// cpu
module cpu(clock, reset, instruction, read_data, memory_control, PC, ALU_result, write_data);
Size: about 7,800 cells after synthesis, roughly 1,100 flip-flops, about 170 I/O pins, roughly 0.065 sq mm of cells after synthesis.
==> flow/config.mk <==
export PLATFORM = sky130hd
export DESIGN_NAME = cpu
export DESIGN_NICKNAME = cpu
export VERILOG_FILES = /design/flow/design.v
export SDC_FILE = /design/flow/constraint.sdc
export NUM_CORES = 4
export LEC_CHECK = 0
export ABC_AREA = 1
export CAP_MARGIN = 0
export CELL_PAD_IN_SITES_DETAIL_PLACEMENT = 1
export CORE_MARGIN = 2
export CORE_UTILIZATION = 62
export CTS_CLUSTER_DIAMETER = 132
export GPL_ROUTABILITY_DRIVEN = 1
export MAX_ROUTING_LAYER = met4
export SETUP_SLACK_MARGIN = 3.07
export SLEW_MARGIN = 30
==> flow/constraint.sdc <==
create_clock -name core_clock -period 14.7 [get_ports {clock}]
set_input_delay 2.9400 -clock core_clock [delete_from_list [all_inputs] [get_ports {clock}]]
set_output_delay 2.9400 -clock core_clock [all_outputs]
set_load 0.01 [all_outputs]
run.sh (not shown) runs the stock make flow with config.mk's settings and CLKGATE_MAP_FILE=.
The starting point did not get past clock tree synthesis (4_1_cts).
Change:
Settings changed: ABC_AREA 1 to not set, CAP_MARGIN 0 to 35, CTS_CLUSTER_DIAMETER 132 to not set, CTS_CLUSTER_SIZE set to 29, GPL_ROUTABILITY_DRIVEN 1 to not set, GPL_TIMING_DRIVEN set to 1, PLACE_DENSITY_LB_ADDON set to 0.28, SETUP_SLACK_MARGIN 3.07 to not set, SLEW_MARGIN 30 to 15, TNS_END_PERCENT set to 15.
Clock period 14.7 ns to 6.09 ns, I/O delays scaled along.
=>
- The new run stopped in detailed placement (3_5_place_dp), error DPL-0033
- die area fell by 2.7%
- synthesized cell count fell by 41%
- synthesized area fell by 2.7%
Change:
Settings changed: CAP_MARGIN 35 to 20, CELL_PAD_IN_SITES_DETAIL_PLACEMENT 1 to not set, CORE_ASPECT_RATIO set to 0.51, CORE_UTILIZATION 62 to 60, CTS_CLUSTER_SIZE 29 to not set, GPL_TIMING_DRIVEN 1 to not set, MAX_ROUTING_LAYER met4 to not set, PLACE_DENSITY_LB_ADDON 0.28 to 0.05, SETUP_SLACK_MARGIN set to 1.57, SLEW_MARGIN 15 to 20, TNS_END_PERCENT 15 to 5.
After rerunning: With this change the flow finished but failed the layout checks on setup timing; die size is higher by a few percent; synthesized cell count is unchanged; area after synthesis does not change.
Change:
Settings changed: CELL_PAD_IN_SITES_DETAIL_PLACEMENT set to 0, CORE_ASPECT_RATIO 0.51 to not set, CORE_UTILIZATION 60 to 58, CTS_CLUSTER_SIZE set to 29, GPL_TIMING_DRIVEN set to 1, MAX_ROUTING_LAYER set to met4, PLACE_DENSITY_LB_ADDON 0.05 to 0.06, SETUP_SLACK_MARGIN 1.57 to not set, TNS_END_PERCENT 5 to 15.
This time the run did not get past global routing (5_1_grt) (ODB-0269).
Die area rose by 3.3%.
Synthesized area stays the same.
Synthesized cell count does not change.
Change:
Settings changed: ABC_AREA set to 1, CAP_MARGIN 20 to 35, CELL_PAD_IN_SITES_DETAIL_PLACEMENT 0 to 1, CORE_ASPECT_RATIO set to 1.46, CORE_UTILIZATION 58 to 45, PLACE_DENSITY_LB_ADDON 0.06 to 0.28, SLEW_MARGIN 20 to 15.
Effect: The changed run failed in global routing (5_1_grt). Synthesized area rises by 2.8%. Die size increases by 32%. Synthesized cell count came out higher by 70%.
Change:
Settings changed: ABC_AREA 1 to not set, CAP_MARGIN 35 to 20, CELL_PAD_IN_SITES_DETAIL_PLACEMENT 1 to not set, CORE_ASPECT_RATIO 1.46 to not set, CORE_UTILIZATION 45 to 40, CTS_CLUSTER_SIZE 29 to not set, GPL_TIMING_DRIVEN 1 to not set, MAX_ROUTING_LAYER met4 to not set, PLACE_DENSITY_LB_ADDON 0.28 to not set, SLEW_MARGIN 15 to 20, TNS_END_PERCENT 15 to not set.
Clock period 6.09 ns to 11.0 ns, I/O delays scaled along.
=> The new run finished with timing, DRC and antenna clean; synthesized cell count drops by about 40%; area after synthesis drops by 2.7%; die size climbs by about 9%.

---

Starting RTL as in the previous note.
clock: 5.29 ns
lec_check: 0
cap_margin: 20
cell_pad_in_sites_detail_placement: 0
core_margin: 2
core_utilization: 72
cts_cluster_size: 29
gpl_timing_driven: 1
max_routing_layer: met4
place_density_lb_addon: 0.28
setup_slack_margin: 1.56
slew_margin: 15
tns_end_percent: 15
The first run failed in 5_1_grt, error GRT-0116.
Then changed:
==> flow/config.mk (replaced) <==
export PLATFORM = sky130hd
export DESIGN_NAME = cpu
export DESIGN_NICKNAME = cpu
export VERILOG_FILES = /design/flow/design.v
export SDC_FILE = /design/flow/constraint.sdc
export NUM_CORES = 4
export LEC_CHECK = 0
export CAP_MARGIN = 20
export CORE_MARGIN = 2
export CORE_UTILIZATION = 57
export CTS_CLUSTER_SIZE = 50
export SLEW_MARGIN = 20
==> flow/constraint.sdc (replaced) <==
create_clock -name core_clock -period 6.34 [get_ports {clock}]
set_input_delay 1.2680 -clock core_clock [delete_from_list [all_inputs] [get_ports {clock}]]
set_output_delay 1.2680 -clock core_clock [all_outputs]
set_load 0.01 [all_outputs]
Effect: Now the flow ran to the end with violations: negative setup slack; die size came out higher by a quarter to a third; synthesized cell count is unchanged; synthesized area is unchanged.
Then changed:
--- a/flow/config.mk
+++ b/flow/config.mk
@@ -10,2 +10,3 @@
-export CORE_UTILIZATION = 57
-export CTS_CLUSTER_SIZE = 50
+export CORE_UTILIZATION = 62
+export CTS_CLUSTER_SIZE = 98
+export SETUP_SLACK_MARGIN = 0.97
==> flow/constraint.sdc (replaced) <==
create_clock -name core_clock -period 3.34 [get_ports {clock}]
set_input_delay 0.6680 -clock core_clock [delete_from_list [all_inputs] [get_ports {clock}]]
set_output_delay 0.6680 -clock core_clock [all_outputs]
set_load 0.01 [all_outputs]
=> Now the flow never finished: it broke off in 5_1_grt; die size drops by 8.0%; synthesized cell count stays the same; synthesized area does not change.
Then changed:
--- a/flow/config.mk
+++ b/flow/config.mk
@@ -10,3 +10,4 @@
-export CORE_UTILIZATION = 62
-export CTS_CLUSTER_SIZE = 98
-export SETUP_SLACK_MARGIN = 0.97
+export CORE_UTILIZATION = 60
+export CTS_CLUSTER_SIZE = 50
+export HOLD_SLACK_MARGIN = 0.3
+export SETUP_SLACK_MARGIN = -0.42
==> flow/constraint.sdc (replaced) <==
create_clock -name core_clock -period 6.34 [get_ports {clock}]
set_input_delay 1.2680 -clock core_clock [delete_from_list [all_inputs] [get_ports {clock}]]
set_output_delay 1.2680 -clock core_clock [all_outputs]
set_load 0.01 [all_outputs]
Outcome:
- The changed run ended with an error in 5_1_grt
- synthesized cell count is unchanged
- die area is higher by 3.3%
- synthesized area stays the same
Then changed:
--- a/flow/config.mk
+++ b/flow/config.mk
@@ -11,3 +11,2 @@
-export CTS_CLUSTER_SIZE = 50
-export HOLD_SLACK_MARGIN = 0.3
-export SETUP_SLACK_MARGIN = -0.42
+export CTS_CLUSTER_SIZE = 57
+export SETUP_SLACK_MARGIN = -0.66
==> flow/constraint.sdc (replaced) <==
create_clock -name core_clock -period 6.61 [get_ports {clock}]
set_input_delay 1.3220 -clock core_clock [delete_from_list [all_inputs] [get_ports {clock}]]
set_output_delay 1.3220 -clock core_clock [all_outputs]
set_load 0.01 [all_outputs]
=> The changed run failed in 5_1_grt (ODB-0269); die size is unchanged; area after synthesis stays the same; synthesized cell count does not change.

---

== job 2374 ==
cpu again, from the RTL that the note above started with.
clock: 6.38 ns
lec_check: 0
cap_margin: 20
core_margin: 2
core_utilization: 57
setup_slack_margin: 1.25
slew_margin: 20
The flow for job 2374 finished, though final verification flagged negative setup slack.
## Diff of input files: job 1164 against job 2374
- CORE_UTILIZATION: 57 -> 60
- CTS_CLUSTER_SIZE: unset -> 56
- SETUP_SLACK_MARGIN: 1.25 -> 1.75
- PLACE_DENSITY_LB_ADDON: unset -> 0.05
- the clock period (ns, I/O delays scaled along): 6.38 -> 6.09
Results
Job 1164 did not finish; the tool stopped in global routing (5_1_grt) with error ODB-0269.
Between job 2374 and job 1164, the difference in hold buffer count at cts is negligible.
Against job 2374, job 1164 reports a post-detailed-placement half-perimeter wirelength that is higher.
Job 1164 vs. job 2374: placed instance count went down by 119.
Between job 2374 and job 1164, the chip area in the Yosys report figures differ only marginally.
Job 1164 vs job 2374 on pre-CTS setup slack: job 1164 is the lower one.
What job 4477 does differently from job 1164 at the input level:
- putting CELL_PAD_IN_SITES_DETAIL_PLACEMENT at 0 where nothing was set
- swapping 60 for 58 in CORE_UTILIZATION
- putting TNS_END_PERCENT at 15 where nothing was set
- swapping 56 for 29 in CTS_CLUSTER_SIZE
- clearing SETUP_SLACK_MARGIN, which used to be 1.75
- swapping 0.05 for 0.17 in PLACE_DENSITY_LB_ADDON
- putting MAX_ROUTING_LAYER at met4 where nothing was set
- putting GPL_TIMING_DRIVEN at 1 where nothing was set
[summary]
- The flow completed for job 4477, but it is not clean: the layout still shows negative setup slack.
- Number of standard-cell rows in the floorplan: job 4477 vs job 1164 up 1.7%
- Sort job 4477 and job 1164 by post-cts gate resize count asc -> top: job 4477
- The run showing the smaller die size is job 1164.
#### Input delta (job 2421 over job 4477)
- changing CORE_UTILIZATION from 58 to 56
- removing PLACE_DENSITY_LB_ADDON (formerly 0.17)
- removing MAX_ROUTING_LAYER (formerly met4)
- removing CTS_CLUSTER_SIZE (formerly 29)
- removing TNS_END_PERCENT (formerly 15)
- removing CELL_PAD_IN_SITES_DETAIL_PLACEMENT (formerly 0)
- removing GPL_TIMING_DRIVEN (formerly 1)
- changing the clock period (ns, I/O delays scaled along) from 6.09 to 3.34
Results
Although it ran to completion, job 2421 produced a layout that fails the final checks because of negative setup slack. Run comparison: job 2421 highest metal layer with signal wires met5; job 4477 highest metal layer with signal wires met4. Higher total power density per cell area was reported by job 2421, not job 4477. From job 4477 to job 2421, final-report max-slew violation count did not move at all. Final design instance area without fill: job 2421 vs job 4477 up about 0.32%. As of job 2421, layout net count had risen slightly compared to job 4477. From job 4477 to job 2421 the numbers moved as follows: worst hold slack shrank by 380 ps; layout filler cell count grew by 884.
Power and IR drop assume default switching activity.
